// ks_add
module ks_add #(
    parameter N = 64
)
(
    input  logic         clk,
    input  logic         rstn_,
    input  logic         en,
    input  logic [N-1:0] a,
    input  logic [N-1:0] b,
    output logic [N-1:0] out
);
    localparam int stages = $clog2(N) + 1;
    function automatic integer log2_arr(input integer x);
        integer k;
        begin
            log2_arr = 0;
            for (k = 1; k < 31; k = k + 1)
                if (x >= (1 << k)) log2_arr = k;
        end
    endfunction
    genvar i;
    generate
        for (i = 0; i < stages; i++) begin : gen_pg
            logic [(N-(2**(i-1)))-1:0] g_reg_array;
            logic [(N-(2**(i-1)))-1:0] p_reg_array;
            logic [(N-(2**(i-1)))-1:0] p_out_array;
            logic [(N-(2**(i-1)))-1:0] g_out_array;
        end
    endgenerate
    genvar j;
    generate
        for (j = 0; j < stages; j++) begin : reg_assign
            always_ff @( posedge clk ) begin
                if ( !rstn_ ) begin
                    gen_pg[j].g_reg_array <= 0;
                    gen_pg[j].p_reg_array <= 0;
                end
                else if ( en ) begin
                    gen_pg[j].g_reg_array <= gen_pg[j].g_out_array;
                    gen_pg[j].p_reg_array <= gen_pg[j].p_out_array;
                end
                else begin
                    gen_pg[j].g_reg_array <= gen_pg[j].g_reg_array;
                    gen_pg[j].p_reg_array <= gen_pg[j].p_reg_array;
                end
            end
        end
    endgenerate
    genvar step;
    generate 
        for (i = 0; i < N; i++) begin
            pg_0 step0(a[i], b[i], gen_pg[0].p_out_array[i], gen_pg[0].g_out_array[i]);
        end
        for (step = 1; step <= stages; step++) begin
            for (i = 0; i < N-2**(step-1); i++) begin 
                if (step == 1) begin
                    pg_1plus stepn(gen_pg[0].p_reg_array[i+1],  
                                 gen_pg[0].g_reg_array[i+1], 
  ...
clock: 2.0 ns
lec_check: 0
cap_margin: 20
core_margin: 2
core_utilization: 40
slew_margin: 20
run.sh (not shown) runs the stock make flow with config.mk's settings and CLKGATE_MAP_FILE=.
Rerun with:
CORE_UTILIZATION = 58   (was 40)
clock period = 1.07 ns   (was 2.0 ns; I/O delays follow)
Now the flow completed, yet does not pass: setup timing.
Flip-flop count does not change.
Cell count goes down by 3.2%.
Wire length goes up by 5.8%.
Worst setup slack degrades by 0.61 ns.
Total power goes up by 86%.
Rerun with:
CORE_UTILIZATION = 72   (was 58)
CTS_CLUSTER_DIAMETER = 53   (was not set)
CTS_CLUSTER_SIZE = 14   (was not set)
HOLD_SLACK_MARGIN = -0.1   (was not set)
PLACE_DENSITY_LB_ADDON = 0.28   (was not set)
clock period = 1.48 ns   (was 1.07 ns; I/O delays follow)
Result: The new run finished but failed the layout checks on setup timing; clock skew goes down by 0.011 ns; synthesized area is unchanged; sequential share of layout area grows by 2.4 points; clock power goes down by 46%; synthesized cell count is unchanged.
Rerun with:
CORE_UTILIZATION = 70   (was 72)
CTS_CLUSTER_DIAMETER = not set   (was 53)
CTS_CLUSTER_SIZE = 21   (was 14)
HOLD_SLACK_MARGIN = not set   (was -0.1)
PLACE_DENSITY_LB_ADDON = not set   (was 0.28)
SETUP_SLACK_MARGIN = -0.01   (was not set)
clock period = 0.449 ns   (was 1.48 ns; I/O delays follow)
The changed run aborted during clock tree synthesis (4_1_cts) on DPL-0033.
Synthesized area stays the same.
Synthesized cell count is unchanged.
Die area is higher by 2.8%.
Rerun with:
CORE_UTILIZATION = 40   (was 70)
CTS_CLUSTER_SIZE = not set   (was 21)
SETUP_SLACK_MARGIN = not set   (was -0.01)
clock period = 1.93 ns   (was 0.449 ns; I/O delays follow)
Now the flow completed without violations.
Die size increases by about 70%.
Area after synthesis stays the same.
Synthesized cell count stays the same.

---

== violet ==
Starting RTL as in the previous note.
Settings: LEC_CHECK=0, CAP_MARGIN=20, CORE_MARGIN=2, CORE_UTILIZATION=68, HOLD_SLACK_MARGIN=-0.09, MAX_ROUTING_LAYER=met4, SLEW_MARGIN=20; clock period 1.71 ns.
Edits applied to the flow inputs when going from violet to zinc:
- swapping 68 for 72 in CORE_UTILIZATION
- putting SETUP_SLACK_MARGIN at 0.15 where nothing was set
- putting CTS_CLUSTER_SIZE at 50 where nothing was set
- clearing HOLD_SLACK_MARGIN, which used to be -0.09
- putting CTS_CLUSTER_DIAMETER at 28 where nothing was set
- putting PLACE_DENSITY_LB_ADDON at 0.28 where nothing was set
- clearing MAX_ROUTING_LAYER, which used to be met4
- swapping 1.71 for 1.12 in the clock period (ns, I/O delays scaled along)
Notes after the runs:
- zinc: it failed during global routing, and the tool reported GRT-0116.
- STATUS post-DP HPWL: zinc loses against violet
- Number of levels in the clock H-tree came out higher on zinc than on violet.
- zinc ends up with lower last weighted congestion value of the routability-driven placer than violet does.
- [zinc] die boundary width fell about 2.8% relative to violet
- Of violet and zinc, the run reporting the higher number of buffers inserted to repair setup after CTS was zinc.
- Looking at starting density of the core, zinc sits 4.1 points above violet.
Relative to zinc, the following input files were edited for willow:
- removing SETUP_SLACK_MARGIN (formerly 0.15)
- changing PLACE_DENSITY_LB_ADDON from 0.28 to 0.15
- setting ABC_AREA to 1 for the first time
- removing CTS_CLUSTER_DIAMETER (formerly 28)
- setting TNS_END_PERCENT to 90 for the first time
- changing CORE_UTILIZATION from 72 to 23
- removing CTS_CLUSTER_SIZE (formerly 50)
- changing the clock period (ns, I/O delays scaled along) from 1.12 to 2.94
Notes after the runs:
willow against zinc: xor and xnor area share after synthesis level; post-synthesis chip area from yosys moved up; proportion of synthesized flip-flops having asynchronous set or reset level. Measured against each other, zinc and willow differ in cell area after technology mapping, the lower figure coming from zinc. willow: full flow OK, the timing, design-rule and antenna checks passed.
Changes in amber relative to willow:
- setting SETUP_SLACK_MARGIN to -0.03 for the first time
- removing ABC_AREA (formerly 1)
- changing CORE_UTILIZATION from 23 to 72
- removing PLACE_DENSITY_LB_ADDON (formerly 0.15)
- removing TNS_END_PERCENT (formerly 90)
- setting PLACE_DENSITY to 0.95 for the first time
- changing SLEW_MARGIN from 20 to 40
- changing the clock period (ns, I/O delays scaled along) from 2.94 to 0.449
## What came out
Simple logic cell fraction of the synthesized area down 10 points in amber wrt willow
amber gives more register area share after synthesis than willow did.
amber ends up with a number of cell instances after yosys synthesis that is 808 lower than in willow.
Summary across willow and amber: the single failing run is amber.
Tool error DPL-0038 stopped amber during clock tree synthesis; no final results.
Status: adder-cell share of the synthesized area parity (amber, willow)
willow -> amber: synthesized-area fraction occupied by xor and xnor cells flat
Core area: amber better than willow
[compare] base=willow new=amber: post-synth net total has decreased; total die size has decreased; chip area from the yosys synthesis statistics has decreased.

---

== tundra ==
ks_add again, from the RTL that the note above started with.
Settings: LEC_CHECK=0, CAP_MARGIN=20, CORE_MARGIN=2, CORE_UTILIZATION=72, CTS_CLUSTER_DIAMETER=358, CTS_CLUSTER_SIZE=14, HOLD_SLACK_MARGIN=-0.08, PLACE_DENSITY_LB_ADDON=0.29, SETUP_SLACK_MARGIN=-0.1, SLEW_MARGIN=20, TNS_END_PERCENT=30; clock period 1.07 ns.
Complete run, failing final checks: tundra, reason hold timing, setup timing.
#### Input delta (raven over tundra)
Settings: HOLD_SLACK_MARGIN no longer set, was -0.08; SETUP_SLACK_MARGIN now -0.08, was -0.1; CTS_CLUSTER_SIZE now 31, was 14.
==> comparison <==
The layout from raven, despite a flow that completed every stage, fails the layout checks, with the failing checks listed as setup timing.
Between raven and tundra, portion of total power attributed to sequential cells is higher for raven, tundra comes in under that.
On worst setup slack, tundra loses to raven.
Comparing raven with tundra, the clock skew came out essentially unchanged.
Setup changes, raven to nickel
Settings: setting HOLD_SLACK_MARGIN to -0.08 for the first time; changing CTS_CLUSTER_SIZE from 31 to 14; changing CTS_CLUSTER_DIAMETER from 358 to 27.
--- outcome ---
Compared with raven, in nickel count of library flops with an enable pin about even; standard cell area after detailed placement comparable; pre-CTS setup slack comparable.
nickel never completed; the flow aborted with a tool error in global routing (5_1_grt).
| total setup buffers inserted after CTS | higher: nickel |
> inputs changed (nickel -> maple)
Settings: CTS_CLUSTER_SIZE: 14 -> unset; CTS_CLUSTER_DIAMETER: 27 -> unset; HOLD_SLACK_MARGIN: -0.08 -> -0.09; SETUP_SLACK_MARGIN: -0.08 -> unset; MAX_ROUTING_LAYER: unset -> met4; TNS_END_PERCENT: 30 -> unset; PLACE_DENSITY_LB_ADDON: 0.29 -> unset; the clock period (ns, I/O delays scaled along): 1.07 -> 1.42.
## What came out
Of maple and nickel, only nickel fails to reach the end of the flow. maple -> stages 100% | layout checks FAIL | setup timing. Comparing nickel against maple, there is no change at all in number of distinct library cell variants in the gate-level netlist after synthesis. Reported for maple and nickel, mean area per synthesized cell turned out identical to the last digit. maple ended with less post-cts hold-fix buffer tally than nickel. Summary of maple over nickel: total half-perimeter wirelength after legalization and detailed placement shows a reduction of about 5.6%; placed instance area went down by 480 um^2; final RePlAce weighted congestion lost 3.3%; post-CTS resize count saw little to no change. Comparing maple against nickel, there is no change at all in I/O pin count.

---

Starting RTL as in the previous note.
## ks_add
module ks_add #(
    parameter N = 64
)
(
    input  logic         clk,
    input  logic         rstn_,
    input  logic         en,
    input  logic [N-1:0] a,
    input  logic [N-1:0] b,
    output logic [N-1:0] out
);
clock: 2.0 ns
lec_check: 0
abc_area: 1
cap_margin: 30
cell_pad_in_sites_detail_placement: 1
cell_pad_in_sites_global_placement: 2
core_aspect_ratio: 0.54
core_margin: 7
core_utilization: 40
cts_cluster_diameter: 274
cts_cluster_size: 20
gpl_routability_driven: 0
max_routing_layer: met4
min_routing_layer: met1
place_density: 0.67
slew_margin: 35
The starting point finished with negative setup slack left.
Edit:
- ABC_AREA: 1 -> default
- CAP_MARGIN: 30 -> 20
- CELL_PAD_IN_SITES_GLOBAL_PLACEMENT: 2 -> default
- CORE_ASPECT_RATIO: 0.54 -> default
- CORE_MARGIN: 7 -> 2
- CTS_CLUSTER_DIAMETER: 274 -> default
- GPL_ROUTABILITY_DRIVEN: 0 -> default
- MAX_ROUTING_LAYER: met4 -> default
- MIN_ROUTING_LAYER: met1 -> met2
- SLEW_MARGIN: 35 -> 20
What happened: The new run reached the layout checks and failed them: negative setup slack. Combinational power went down by a few percent. Design area went up by a few percent. Utilization went up by 2.2 points. First-iteration DRC count went up to 3.6 times its value. Die area went down by a little under a tenth. Worst setup slack is better by 0.071 ns. Area after synthesis went down slightly. Critical path depth went down by 2. Power went up by a quarter to a third. Hold slack is worse by 0.14 ns.
Edit:
- ABC_AREA: default -> 1
- CAP_MARGIN: 20 -> 30
- CELL_PAD_IN_SITES_GLOBAL_PLACEMENT: default -> 2
- CORE_ASPECT_RATIO: default -> 0.54
- CTS_CLUSTER_DIAMETER: default -> 274
- MAX_ROUTING_LAYER: default -> met4
- MIN_ROUTING_LAYER: met2 -> met1
- SLEW_MARGIN: 20 -> 35
The new run passed the timing, design-rule and antenna checks.
Non-clock buffer count increases by 4.
Routed wire length increases by 8.7%.
Count of clock-buffer cells in the layout shrinks by 68.
Via count is lower by 19%.
Design area went down by 3.4%.
Power drops by 19%.
Die area goes up by 1.9%.
Sequential power is about the same.

---

ks_add again, from the RTL that the note above started with.
export LEC_CHECK = 0
export CAP_MARGIN = 20
export CORE_MARGIN = 2
export CORE_UTILIZATION = 71
export CTS_CLUSTER_SIZE = 31
export SLEW_MARGIN = 20
create_clock -name core_clock -period 1.56 [get_ports {clk}]
The starting point produced a layout that fails on setup timing.
Change:
Settings changed: CAP_MARGIN 20 to 5, CORE_UTILIZATION 71 to 68, CTS_CLUSTER_SIZE 31 to 39, PLACE_DENSITY set to 0.35, SETUP_SLACK_MARGIN set to 0.32.
Clock period 1.56 ns to 1.08 ns, I/O delays scaled along.
The changed run completed and failed the layout checks on setup timing. Cell count increases by a few percent. Worst setup slack loses 0.44 ns. Via count came out higher by roughly a tenth. Worst hold slack degrades by 0.018 ns. Sequential share of layout area went down by 2.8 points. Sequential cell count is unchanged. Global-route usage falls by 1.8 points. Routed wire length is higher by about a fifth.
Power and IR drop assume default switching activity.
